==> inputs of build 38 <==
==> flow/design.v <==
module project_euler_17(
  input clk,
  input reset,
  output reg [3:0] ones_digit,
  output reg [3:0] tens_digit,
  output reg [3:0] hundreds_digit,
  output reg [15:0] letter_count,
  output reg done
);
  integer next_ones_digit;
  integer next_tens_digit;
  integer next_hundreds_digit;
  integer letters;
  always @(posedge clk or posedge reset)
  begin
    if (reset) begin
      ones_digit <= 0;
      tens_digit <= 0;
      hundreds_digit <= 0;
      letter_count <= 0;
      done <= 0;
    end
    else if (!done) begin
      next_ones_digit = 0;
      next_tens_digit = 0;
      next_hundreds_digit = 0;
      letters = 0;
      next_tens_digit[3:0] = tens_digit;
      next_hundreds_digit[3:0] = hundreds_digit;
      if (ones_digit == 9) begin
        next_ones_digit = 0;
        if (tens_digit == 9) begin
          next_tens_digit = 0;
          if (hundreds_digit == 9) begin
            next_hundreds_digit = 0;
            letters += 11;  
            done <= 1;
          end
          else
            next_hundreds_digit[3:0] = hundreds_digit + 1;
        end
        else
          next_tens_digit[3:0] = tens_digit + 1;
      end
      else
        next_ones_digit[3:0] = ones_digit + 1;
      if (next_tens_digit != 1) begin
        case (next_ones_digit)
          1: letters += 3;  
          2: letters += 3;  
          3: letters += 5;  
          4: letters += 4;  
          5: letters += 4;  
          6: letters += 3;  
          7: letters += 5;  
          8: letters += 5;  
          9: letters += 4;  
        endcase
        case (next_tens_digit)
          2: letters += 6;  
          3: letters += 6;  
          4: letters += 5;  
          5: letters += 5;  
          6: letters += 5;  
          7: letters += 7;  
          8: letters += 6;  
          9: letters += 6;  
        endcase
      end
      else begin
        case (next_ones_digit)
          0: letters += 3;  
          1: letters += 6;  
          2: letters += 6;  
          3: letters += 8;  
          4: letters += 8;  
          5: letters += 7;  
          6: letters += 7;  
          7: letters += 9;  
          8: letters += 8;  
          9: letters += 8;  
        endcase
      end
      case (next_hundreds_digit)
        1: letters += 10;  
        2: letters += 10;  
        3: letters += 12;  
        4: letters += 11;  
        5: letters += 11;  
        6: letters += 10;  
        7: letters += 12;  
        8: letters += 12;  
        9: letters += 11;  
      endcase
      if (next_hundreds_digit > 0 && ((next_ones_digit > 0) || (next_tens_digit > 0)))
        letters += 3;  
      ones_digit <= next_ones_digit[3:0];
      tens_digit <= next_tens_digit[3:0];
      hundreds_digit <= next_hundreds_digit[3:0];
      letter_count <= letter_count + letters[15:0];
    end
  end
endmodule
==> flow/run.sh <==
#!/bin/bash
# the make line also repeats each setting of config.mk as NAME=value (left out here)
make -C /OpenROAD-flow-scripts/flow DESIGN_CONFIG=/design/flow/config.mk WORK_HOME=/design/flow/orfs CLKGATE_MAP_FILE= finish
==> flow/config.mk <==
export PLATFORM = sky130hd
export DESIGN_NAME = project_euler_17
export DESIGN_NICKNAME = project_euler_17
export VERILOG_FILES = /design/flow/design.v
export SDC_FILE = /design/flow/constraint.sdc
export NUM_CORES = 4
export LEC_CHECK = 0
export CAP_MARGIN = 20
export CORE_MARGIN = 2
export CORE_UTILIZATION = 72
export CTS_CLUSTER_DIAMETER = 375
export CTS_CLUSTER_SIZE = 100
export SETUP_SLACK_MARGIN = 1.88
export SLEW_MARGIN = 20
export TNS_END_PERCENT = 5
==> flow/constraint.sdc <==
create_clock -name core_clock -period 6.44 [get_ports {clk}]
set_input_delay 1.2880 -clock core_clock [delete_from_list [all_inputs] [get_ports {clk}]]
set_output_delay 1.2880 -clock core_clock [all_outputs]
set_load 0.01 [all_outputs]
==> trial 50 (differences from build 38) <==
Settings changed: CORE_UTILIZATION 72 to 40, CTS_CLUSTER_DIAMETER 375 to not set, CTS_CLUSTER_SIZE 100 to not set, SETUP_SLACK_MARGIN 1.88 to not set, TNS_END_PERCENT 5 to not set.
==> flow/constraint.sdc (replaced) <==
create_clock -name core_clock -period 10.0 [get_ports {clk}]
set_input_delay 2.0000 -clock core_clock [delete_from_list [all_inputs] [get_ports {clk}]]
set_output_delay 2.0000 -clock core_clock [all_outputs]
set_load 0.01 [all_outputs]
==> build 32 (differences from build 38) <==
Settings changed: ABC_AREA set to 1, CORE_UTILIZATION 72 to 70, CTS_CLUSTER_DIAMETER 375 to not set, SETUP_SLACK_MARGIN 1.88 to not set, TNS_END_PERCENT 5 to not set.
==> flow/constraint.sdc (replaced) <==
create_clock -name core_clock -period 5.78 [get_ports {clk}]
set_input_delay 1.1560 -clock core_clock [delete_from_list [all_inputs] [get_ports {clk}]]
set_output_delay 1.1560 -clock core_clock [all_outputs]
set_load 0.01 [all_outputs]
==> qor summary <==
|  | build 38 | trial 50 | build 32 |
|---|---|---|---|
| Run status | did not finish | no timing/DRC/antenna violations | no timing/DRC/antenna violations |
| Failing step | 5_1_grt | - | - |
| Post-route worst setup slack | - | 3.18 ns | 0.501 ns |
| Number of logic gates | - | 287 | 312 |
| Crit Path Max Fanout | - | 20 | 8 |
| Fillers | - | 731 | 233 |
| Tap cell count | - | 99 | 48 |
| Chip Area, Yosys | 0.00291 mm² | 0.00291 mm² | 0.00268 mm² |
| Cell seen most often among critical-path stages | - | sky130_fd_sc_hd__nor2_1 | sky130_fd_sc_hd__nand2_1 |
| Length of the first detailed-routing pass in iterations | - | 5 | 5 |
| Crit Path Category | - | reg -> reg | reg -> reg |
| Combinational group share of total power | - | 0.257 | 0.268 |
| Die span in y | 67.6 µm | 89.3 µm | 65.9 µm |
| Share of the final layout cell area in sequential cells | - | 0.216 | 0.233 |
| Antenna Cells | - | 0 | 0 |
| Avg Synthesized Cell Area | 8.04 µm² | 8.04 µm² | 6.60 µm² |
| Share of total power in the clock network | - | 0.336 | 0.281 |
| Final setup vio count | - | 0 | 0 |
| Final standard cell count with taps included and fillers excluded | - | 479 | 486 |
| Biggest cell category by area in the final layout | - | logic gates | logic gates |
| P per Cell Area | - | 112 mW/mm² | 188 mW/mm² |
| Amount of wire on met3 after detailed routing | - | 257 µm | 330 µm |
Power is estimated from default activity; no workload was simulated.
